==> inputs of try-sierra <==
// fpadd
module fpadd (
    clk, reset, start,
    a, b,
    sum, 
    done
);
    input clk, reset, start;
    input [31:0] a, b;
    output [31:0] sum;
    output done;
    reg sign_a, sign_b, sign_r;
    reg [7:0] exp_a, exp_b, exp_r;
	reg [25:0] mant_a, mant_b;
    reg [25:0] mant_r;
	reg [31:0] sum;  
	reg done;
    reg [23:0] mant_sum;
    parameter IDLE = 3'b000;
    parameter SIGN = 3'b001;
    parameter SHIFT = 3'b010;
    parameter ADD = 3'b011;
	parameter RESSIGN = 3'b100;
    parameter NORM = 3'b101;
    parameter SEARCH = 3'b110;
	parameter FIN = 3'b111;
    reg[2:0] pres_state;
	always @(posedge clk) begin
	    if(reset) begin
			exp_a <= 0; exp_b <= 0; exp_r <= 0;
			mant_a <= 0; mant_b <= 0; mant_r <= 0;
			sign_a <= 0; sign_b <= 0; sign_r <= 0;
			done <= 0; sum <= 0; mant_sum <= 0;
    	end
    	else if(start) begin
	    	sign_a <= a[31];
	    	sign_b <= b[31];
			exp_a <= a[30:23];
			exp_b <= b[30:23];
			mant_a <= {3'b001, a[22:0]};  
			mant_b <= {3'b001, b[22:0]};  
	    	done <= 0;
	    	pres_state <= IDLE;
	    end
	    else begin
	    	case(pres_state)
			IDLE:  
	    	begin
		    	if ((exp_a == 8'b0) && (mant_a[22:0] == 22'b0 && mant_a[23] == 1'b1)) begin
					sum <= {sign_b, exp_b, mant_b[22:0]};
					done <= 1;
					pres_state <= FIN;
		    	end
	    		else if ((exp_b == 8'b0) && (mant_b[22:0] == 22'b0 && mant_b[23] == 1'b1)) begin
					sum <= {sign_a, exp_a, mant_a[22:0]};
					done <= 1;
					pres_state <= FIN;
		    	end
				else if (exp_a == 8'b11111111) begin
					sum <= {sign_a, exp_a, mant_a[22:0]};
					done <= 1;
					pres_state <= FIN;
				end
				else if (exp_b == 8'b11111111) begin
					sum <= {sign_b, exp_b, mant_b[22:0]};
					done <= 1;
					pres_state <= FIN;
				end
				else begin
  ...
make LEC_CHECK=0 ABC_AREA=0 CAP_MARGIN=40 CORE_MARGIN=2 CORE_UTILIZATION=70 CTS_CLUSTER_DIAMETER=201 CTS_CLUSTER_SIZE=36 GPL_ROUTABILITY_DRIVEN=0 HOLD_SLACK_MARGIN=0.29 SETUP_SLACK_MARGIN=0.44 SLEW_MARGIN=20 TNS_END_PERCENT=70 finish   # period 2.82 ns
run.sh (not shown) runs the stock make flow with config.mk's settings and CLKGATE_MAP_FILE=.
==> inputs of try-tundra, as changes to try-sierra <==
- ABC_AREA: 0 -> not set
- CAP_MARGIN: 40 -> 20
- CORE_UTILIZATION: 70 -> 72
- CTS_CLUSTER_DIAMETER: 201 -> not set
- CTS_CLUSTER_SIZE: 36 -> not set
- GPL_ROUTABILITY_DRIVEN: 0 -> not set
- HOLD_SLACK_MARGIN: 0.29 -> not set
- PLACE_DENSITY: not set -> 0.67
- SETUP_SLACK_MARGIN: 0.44 -> not set
- TNS_END_PERCENT: 70 -> not set
==> flow/constraint.sdc (replaced) <==
create_clock -name core_clock -period 4.08 [get_ports {clk}]
set_input_delay 0.8160 -clock core_clock [delete_from_list [all_inputs] [get_ports {clk}]]
set_output_delay 0.8160 -clock core_clock [all_outputs]
set_load 0.01 [all_outputs]
==> inputs of try-cedar, as changes to try-sierra <==
- ABC_AREA: 0 -> not set
- CAP_MARGIN: 40 -> 5
- CORE_UTILIZATION: 70 -> 72
- CTS_CLUSTER_DIAMETER: 201 -> not set
- CTS_CLUSTER_SIZE: 36 -> not set
- GPL_ROUTABILITY_DRIVEN: 0 -> not set
- HOLD_SLACK_MARGIN: 0.29 -> not set
- PLACE_DENSITY: not set -> 0.67
- SETUP_SLACK_MARGIN: 0.44 -> 1.21
- TNS_END_PERCENT: 70 -> not set
==> flow/constraint.sdc (replaced) <==
create_clock -name core_clock -period 4.08 [get_ports {clk}]
set_input_delay 0.8160 -clock core_clock [delete_from_list [all_inputs] [get_ports {clk}]]
set_output_delay 0.8160 -clock core_clock [all_outputs]
set_load 0.01 [all_outputs]
==> metrics.cfg <==
[run_status]
lastStage=global routing (5_1_grt)
error=[ERROR GRT-0232] Routing congestion too high. Check the congestion heatmap in the GUI.
status=aborted with a tool error

[placed_design]
pre_cts_ws_ps=-41.9
dp_hpwl_um=26700
dp_cells=1767

[floorplanning]
dieArea_mm2=0.0166
initial_core_util_pct=71.7
die_x_um=129
die_h_um=129
core_area_mm2=0.0153

[global_route]
grt_busiest_layer=met2
met3_usage_pct=79.0
gr-usage-all-layers_pct=86.0
grt.met2_usage_pct=96.4
grt_use_met1_pct=85.0

-- figures above: try-sierra

==> metrics.cfg <==
[global_route]
grt.met2_usage_pct=65.0
met3_usage_pct=9.76
grt_busiest_layer=met2
grt_use_met1_pct=61.9

[run_status]
status=timing/DRC/antenna clean

[floorplanning]
die_x_um=127
initial_core_util_pct=72.7
core_area_mm2=0.0150
die_h_um=127
dieArea_mm2=0.0162

[placed_design]
pre_cts_ws_ps=852

-- figures above: try-tundra

==> metrics.cfg <==
[run_status]
status=timing/DRC/antenna clean

[global_route]
grt_busiest_layer=met2
grt_use_met1_pct=61.9
gr-usage-all-layers_pct=46.5
met3_usage_pct=12.7
grt.met2_usage_pct=69.3

[placed_design]
dp_cells=1661
pre_cts_ws_ps=852
dp_hpwl_um=24800

[setup_path]
cp_data_required_time_ps=4380

[floorplanning]
core_area_mm2=0.0150
initial_core_util_pct=72.7

[timing]
hold_viol_final=0

[drt]
vias=13300

-- figures above: try-cedar


---

==> xenon <==
Starting RTL as in the previous note.
export LEC_CHECK = 0
export ABC_AREA = 1
export CAP_MARGIN = 40
export CORE_MARGIN = 2
export CORE_UTILIZATION = 69
export CTS_CLUSTER_DIAMETER = 366
export CTS_CLUSTER_SIZE = 20
export GPL_ROUTABILITY_DRIVEN = 1
export SETUP_SLACK_MARGIN = -0.18
export SLEW_MARGIN = 20
export TNS_END_PERCENT = 70
create_clock -name core_clock -period 2.58 [get_ports {clk}]
==> inputs of pepper, as changes to xenon <==
==> flow/config.mk (replaced) <==
export PLATFORM = sky130hd
export DESIGN_NAME = fpadd
export DESIGN_NICKNAME = fpadd
export VERILOG_FILES = /design/flow/design.v
export SDC_FILE = /design/flow/constraint.sdc
export NUM_CORES = 4
export LEC_CHECK = 0
export ABC_AREA = 0
export CAP_MARGIN = 5
export CORE_MARGIN = 2
export CORE_UTILIZATION = 65
export CTS_CLUSTER_DIAMETER = 96
export CTS_CLUSTER_SIZE = 20
export GPL_ROUTABILITY_DRIVEN = 1
export MAX_ROUTING_LAYER = met4
export PLACE_DENSITY_LB_ADDON = 0.22
export SETUP_SLACK_MARGIN = 0.71
export SLEW_MARGIN = 20
export TNS_END_PERCENT = 70
==> flow/constraint.sdc (replaced) <==
create_clock -name core_clock -period 2.5 [get_ports {clk}]
set_input_delay 0.5000 -clock core_clock [delete_from_list [all_inputs] [get_ports {clk}]]
set_output_delay 0.5000 -clock core_clock [all_outputs]
set_load 0.01 [all_outputs]
==> inputs of harbor, as changes to xenon <==
==> flow/config.mk (replaced) <==
export PLATFORM = sky130hd
export DESIGN_NAME = fpadd
export DESIGN_NICKNAME = fpadd
export VERILOG_FILES = /design/flow/design.v
export SDC_FILE = /design/flow/constraint.sdc
export NUM_CORES = 4
export LEC_CHECK = 0
export CAP_MARGIN = 20
export CORE_MARGIN = 2
export CORE_UTILIZATION = 40
export SLEW_MARGIN = 20
==> flow/constraint.sdc (replaced) <==
create_clock -name core_clock -period 3.66 [get_ports {clk}]
set_input_delay 0.7320 -clock core_clock [delete_from_list [all_inputs] [get_ports {clk}]]
set_output_delay 0.7320 -clock core_clock [all_outputs]
set_load 0.01 [all_outputs]
==> inputs of quartz, as changes to xenon <==
==> flow/config.mk (replaced) <==
export PLATFORM = sky130hd
export DESIGN_NAME = fpadd
export DESIGN_NICKNAME = fpadd
export VERILOG_FILES = /design/flow/design.v
export SDC_FILE = /design/flow/constraint.sdc
export NUM_CORES = 4
export LEC_CHECK = 0
export ABC_AREA = 0
export CAP_MARGIN = 5
export CORE_MARGIN = 2
export CORE_UTILIZATION = 69
export CTS_CLUSTER_SIZE = 20
export GPL_ROUTABILITY_DRIVEN = 1
export SLEW_MARGIN = 20
export TNS_END_PERCENT = 70
==> flow/constraint.sdc (replaced) <==
create_clock -name core_clock -period 3.27 [get_ports {clk}]
set_input_delay 0.6540 -clock core_clock [delete_from_list [all_inputs] [get_ports {clk}]]
set_output_delay 0.6540 -clock core_clock [all_outputs]
set_load 0.01 [all_outputs]
==> comparison table <==
item                                                                        xenon          quartz          harbor                     pepper
Min Tclk post-route                                                       2.69 ns         3.04 ns         3.20 ns                          -
Group drawing the most power                                  combinational logic       registers       registers                          -
Number of cells traversed by the worst hold path                                2               2               2                          -
DIE AREA                                                                18600 um2       16900 um2       28700 um2                  17900 um2
Total number of cells along the worst setup path                               12              10              10                          -
Worst-case setup slack after placement                                   0.156 ns        0.202 ns        0.508 ns                  -0.168 ns
Final setup viols                                                               1               0               0                          -
Multi-input gate count                                                       1611            1130            1130                          -
Worst clock skew on the final layout                                    0.0148 ns      0.00910 ns       0.0174 ns                          -
Unique cell type count in the Yosys netlist                                    49              78              78                         78
Origin of the worst min-delay path                                         sign_r          sum[4]         sum[24]                          -
Min setup slack post-route                                              -0.113 ns        0.228 ns        0.456 ns                          -
Number of filler instances in the final layout                               1301            1106            2724                          -
Number of antenna cells inserted                                                0               0               0                          -
Comb/total area                                                             56.7%           56.3%           56.6%                          -
Worst-Margin Slew                                                        0.708 ns         1.00 ns        0.980 ns                          -
Run status                                               finished with violations  finished clean  finished clean  aborted with a tool error
Stage where the flow stopped                                                    -               -               -             global routing
Reasons for failing layout checks                            negative setup slack               -               -                          -
Total of cells resized after clock tree synthesis                               0               0               0                        256
Util after Layout                                                           80.7%           81.6%           47.4%                          -
Combinational logic power                                                 5.50 mW         2.04 mW         1.72 mW                          -
Vertical die size                                                          136 um          130 um          169 um                     134 um
Share of the final layout cell area in sequential cells                     21.1%           22.9%           23.0%                          -
Total via count after detailed routing                                      15.3k           12.3k           11.7k                          -
Cell area after placement                                               13300 um2       12200 um2       12200 um2                  13800 um2
Post-layout period usage                                                     104%           93.0%           87.5%                          -
Proportion of cell area spent on the clock network                          4.19%           4.78%           4.57%                          -

---

==> v18 <==
==> flow/design.v <==
module fpadd (
    clk, reset, start,
    a, b,
    sum, 
    done
);
    input clk, reset, start;
    input [31:0] a, b;
    output [31:0] sum;
    output done;
    reg sign_a, sign_b, sign_r;
    reg [7:0] exp_a, exp_b, exp_r;
	reg [25:0] mant_a, mant_b;
    reg [25:0] mant_r;
	reg [31:0] sum;  
	reg done;
    reg [23:0] mant_sum;
    parameter IDLE = 3'b000;
    parameter SIGN = 3'b001;
    parameter SHIFT = 3'b010;
    parameter ADD = 3'b011;
	parameter RESSIGN = 3'b100;
    parameter NORM = 3'b101;
    parameter SEARCH = 3'b110;
	parameter FIN = 3'b111;
    reg[2:0] pres_state;
	always @(posedge clk) begin
	    if(reset) begin
			exp_a <= 0; exp_b <= 0; exp_r <= 0;
			mant_a <= 0; mant_b <= 0; mant_r <= 0;
			sign_a <= 0; sign_b <= 0; sign_r <= 0;
			done <= 0; sum <= 0; mant_sum <= 0;
    	end
    	else if(start) begin
	    	sign_a <= a[31];
	    	sign_b <= b[31];
			exp_a <= a[30:23];
			exp_b <= b[30:23];
			mant_a <= {3'b001, a[22:0]};  
			mant_b <= {3'b001, b[22:0]};  
	    	done <= 0;
	    	pres_state <= IDLE;
	    end
	    else begin
	    	case(pres_state)
			IDLE:  
	    	begin
		    	if ((exp_a == 8'b0) && (mant_a[22:0] == 22'b0 && mant_a[23] == 1'b1)) begin
					sum <= {sign_b, exp_b, mant_b[22:0]};
					done <= 1;
					pres_state <= FIN;
		    	end
	    		else if ((exp_b == 8'b0) && (mant_b[22:0] == 22'b0 && mant_b[23] == 1'b1)) begin
					sum <= {sign_a, exp_a, mant_a[22:0]};
					done <= 1;
					pres_state <= FIN;
		    	end
				else if (exp_a == 8'b11111111) begin
					sum <= {sign_a, exp_a, mant_a[22:0]};
					done <= 1;
					pres_state <= FIN;
				end
				else if (exp_b == 8'b11111111) begin
					sum <= {sign_b, exp_b, mant_b[22:0]};
					done <= 1;
					pres_state <= FIN;
				end
				else begin
					pres_state <= SIGN;
				end
			end	
			SIGN:  
			begin
				if (sign_a) begin
					mant_a <= ~mant_a + 1;
				end	
				if (sign_b) begin
					mant_b <= ~mant_b + 1;
				end	
				pres_state <= SHIFT;
			end
			SHIFT:  
			begin
				if(exp_a > exp_b) begin
					mant_b <= {sign_b, mant_b[25:1]};  
					exp_b <= exp_b + 1;
					exp_r <= exp_a;
				end
				else if(exp_a < exp_b) begin
					mant_a <= {sign_a, mant_a[25:1]};  
					exp_a <= exp_a + 1;
					exp_r <= exp_b;
				end
				else
					exp_r <= exp_a;
				pres_state <= (exp_a == exp_b) ? ADD : pres_state;
			end
			ADD:  
			begin
				mant_r <= mant_a + mant_b;
				pres_state <= RESSIGN;
			end
			RESSIGN:  
			begin
				if (mant_r[25] == 1) begin
					sign_r <= 1;
					mant_r <= -mant_r;
				end else begin
					sign_r <= 0;
				end
				pres_state <= NORM;
			end
			NORM:  
			begin
				if (mant_r == 0) begin
					exp_r <= 0;
					pres_state <= FIN;
				end else if ((mant_r[24] == 0) && (mant_r[23] == 1)) begin
					pres_state <= FIN;
				end else if (mant_r[24] == 1) begin
					mant_r <= mant_r >> 1;
					exp_r  <= exp_r + 1;
					pres_state <= FIN;
				end else
					pres_state <= SEARCH;
			end
			SEARCH:  
			begin
				if(mant_r[23] != 1) begin
					mant_r <= mant_r << 1;
					exp_r  <= exp_r - 1;
					pres_state <= SEARCH;
				end else
					pres_state <= FIN;
			end
			FIN:
			begin
				if (!done) begin
					sum <= {sign_r, exp_r, {mant_r[22:0]}};
					done <= 1;
				end
			end
			endcase
	    end
	end
endmodule
==> flow/run.sh <==
#!/bin/bash
# the make line also repeats each setting of config.mk as NAME=value (left out here)
make -C /OpenROAD-flow-scripts/flow DESIGN_CONFIG=/design/flow/config.mk WORK_HOME=/design/flow/orfs CLKGATE_MAP_FILE= finish
==> flow/config.mk <==
export PLATFORM = sky130hd
export DESIGN_NAME = fpadd
export DESIGN_NICKNAME = fpadd
export VERILOG_FILES = /design/flow/design.v
export SDC_FILE = /design/flow/constraint.sdc
export NUM_CORES = 4
export LEC_CHECK = 0
export ABC_AREA = 0
export CAP_MARGIN = 40
export CELL_PAD_IN_SITES_DETAIL_PLACEMENT = 2
export CORE_MARGIN = 6
export CORE_UTILIZATION = 72
export CTS_CLUSTER_DIAMETER = 123
export GPL_ROUTABILITY_DRIVEN = 0
export GPL_TIMING_DRIVEN = 0
export MAX_ROUTING_LAYER = met5
export SETUP_SLACK_MARGIN = 0.25
export SLEW_MARGIN = 20
==> flow/constraint.sdc <==
create_clock -name core_clock -period 4.55 [get_ports {clk}]
set_input_delay 0.9100 -clock core_clock [delete_from_list [all_inputs] [get_ports {clk}]]
set_output_delay 0.9100 -clock core_clock [all_outputs]
set_load 0.01 [all_outputs]
==> v11: changes against v18 <==
==> flow/config.mk (replaced) <==
export PLATFORM = sky130hd
export DESIGN_NAME = fpadd
export DESIGN_NICKNAME = fpadd
export VERILOG_FILES = /design/flow/design.v
export SDC_FILE = /design/flow/constraint.sdc
export NUM_CORES = 4
export LEC_CHECK = 0
export ABC_AREA = 0
export CAP_MARGIN = 20
export CORE_MARGIN = 2
export CORE_UTILIZATION = 72
export CTS_CLUSTER_SIZE = 73
export HOLD_SLACK_MARGIN = -0.08
export PLACE_DENSITY = 0.95
export SLEW_MARGIN = 20
==> flow/constraint.sdc (replaced) <==
create_clock -name core_clock -period 2.67 [get_ports {clk}]
set_input_delay 0.5340 -clock core_clock [delete_from_list [all_inputs] [get_ports {clk}]]
set_output_delay 0.5340 -clock core_clock [all_outputs]
set_load 0.01 [all_outputs]
==> v26: changes against v18 <==
==> flow/config.mk (replaced) <==
export PLATFORM = sky130hd
export DESIGN_NAME = fpadd
export DESIGN_NICKNAME = fpadd
export VERILOG_FILES = /design/flow/design.v
export SDC_FILE = /design/flow/constraint.sdc
export NUM_CORES = 4
export LEC_CHECK = 0
export ABC_AREA = 0
export CAP_MARGIN = 5
export CORE_MARGIN = 9
export CORE_UTILIZATION = 55
export CTS_CLUSTER_DIAMETER = 331
export CTS_CLUSTER_SIZE = 98
export GPL_ROUTABILITY_DRIVEN = 0
export PLACE_DENSITY_LB_ADDON = 0.22
export SETUP_SLACK_MARGIN = 0.62
export SLEW_MARGIN = 20
export TNS_END_PERCENT = 70
==> flow/constraint.sdc (replaced) <==
create_clock -name core_clock -period 2.17 [get_ports {clk}]
set_input_delay 0.4340 -clock core_clock [delete_from_list [all_inputs] [get_ports {clk}]]
set_output_delay 0.4340 -clock core_clock [all_outputs]
set_load 0.01 [all_outputs]
==> v14: changes against v18 <==
==> flow/config.mk (replaced) <==
export PLATFORM = sky130hd
export DESIGN_NAME = fpadd
export DESIGN_NICKNAME = fpadd
export VERILOG_FILES = /design/flow/design.v
export SDC_FILE = /design/flow/constraint.sdc
export NUM_CORES = 4
export LEC_CHECK = 0
export ABC_AREA = 0
export CAP_MARGIN = 5
export CORE_MARGIN = 2
export CORE_UTILIZATION = 70
export CTS_CLUSTER_SIZE = 20
export GPL_ROUTABILITY_DRIVEN = 0
export SLEW_MARGIN = 20
export TNS_END_PERCENT = 70
==> flow/constraint.sdc (replaced) <==
create_clock -name core_clock -period 3.34 [get_ports {clk}]
set_input_delay 0.6680 -clock core_clock [delete_from_list [all_inputs] [get_ports {clk}]]
set_output_delay 0.6680 -clock core_clock [all_outputs]
set_load 0.01 [all_outputs]
==> results.txt <==
Results of the flow run.

The tool reported: "[ERROR GRT-0232] Routing congestion too high. Check the congestion heatmap in the GUI". Among the non-sequential cells, AND-OR/OR-AND gates take the most area. The chip width stands at approximately 130 um. The chip footprint stands at 0.0162 mm^2.

The core footprint stands at between 0.015 and 0.02 mm^2. The y dimension of the die stands at about 130 um. Before placement the cells fill around 73% of the core. The clock tree has to reach 146 sinks. Row generation in the floorplan step produced roughly 45 rows. Synthesis produced a netlist with a net count of around 1600. The most frequently used library cell after synthesis is sky130_fd_sc_hd__dfxtp_1. The met2 global-route usage stands at 103%. The run stopped with a tool error.

The run ended at 5_1_grt.
That was v11.
==> results.txt <==
Results of the flow run.

The run stopped with a tool error. The flow stopped in 3_5_place_dp. The first error in the log reads "Error: detail_place.tcl, 38 bad optional access".

The chip footprint stands at around 0.018 mm^2. Per the OpenROAD floorplan log, the area of the core is about 0.015 mm^2. Before placement the cells fill 74.7% of the core.

The number of nets handed over by synthesis was ~1600. The y dimension of the die stands at ~140 um. The chip width stands at between 100 and 150 um.
That was v18.
==> results.txt <==
Results of the flow run.

The cell area after placement stands at approximately 0.015 mm^2. The synthesized net count stands at approximately 1600. The chip width stands at between 150 and 200 um. The synthesis report gives the async set-or-reset register share as 0%.

Yosys shows that the main logic family after synthesis is AND-OR/OR-AND gates. In this run the vertical extent of the chip is around 160 um. The core footprint stands at 0.0195 mm^2. Sorting the synthesis cell report by count puts at the top sky130_fd_sc_hd__dfxtp_1.

The top-area cell type share of the netlist area stands at 26.5%. The floorplan step defined a die boundary enclosing between 0.02 and 0.03 mm^2. The share of the core area taken by cells at floorplan is approximately 56%. 100 I/O pins were placed.

The TritonCTS sink count stands at around 150. Progress stopped at 5_1_grt. Gates resized during post-CTS repair numbered approximately 250.

The run stopped with a tool error. The row count stands at a little over 50.
That was v26.
==> results.txt <==
Results of the flow run.

The capture point of the worst register-to-register path is recorded as exp_r[0]. The violation count after the first detailed-route iteration stands at 1952. The report lists the number of standard-cell rows as 45. The TritonCTS sink count stands at ~150. The portion of the clock cycle consumed by the worst path in the final layout stands at 93.3%. Global routing used 65.3% of the available met2 tracks. The chip footprint stands at approximately 0.017 mm^2. Among the non-sequential cells, AND-OR/OR-AND gates take the most area. Once routing completed, OpenROAD measured the worst setup slack at about 0.22 ns. The flow ran to the end and the layout has no timing, DRC or antenna violations. The post-synth design cell area stands at approximately 0.011 mm^2.

The core footprint stands at 0.0153 mm^2. For this run the detailed placement stage logged an HPWL of approximately 25000 um. The met1 wire length stands at 14100 um. The portion of synthesized area spent on multiplexers is between 2 and 2.5%.
That was v14.
Power figures rest on the tool's default switching activity, not on a simulated workload.
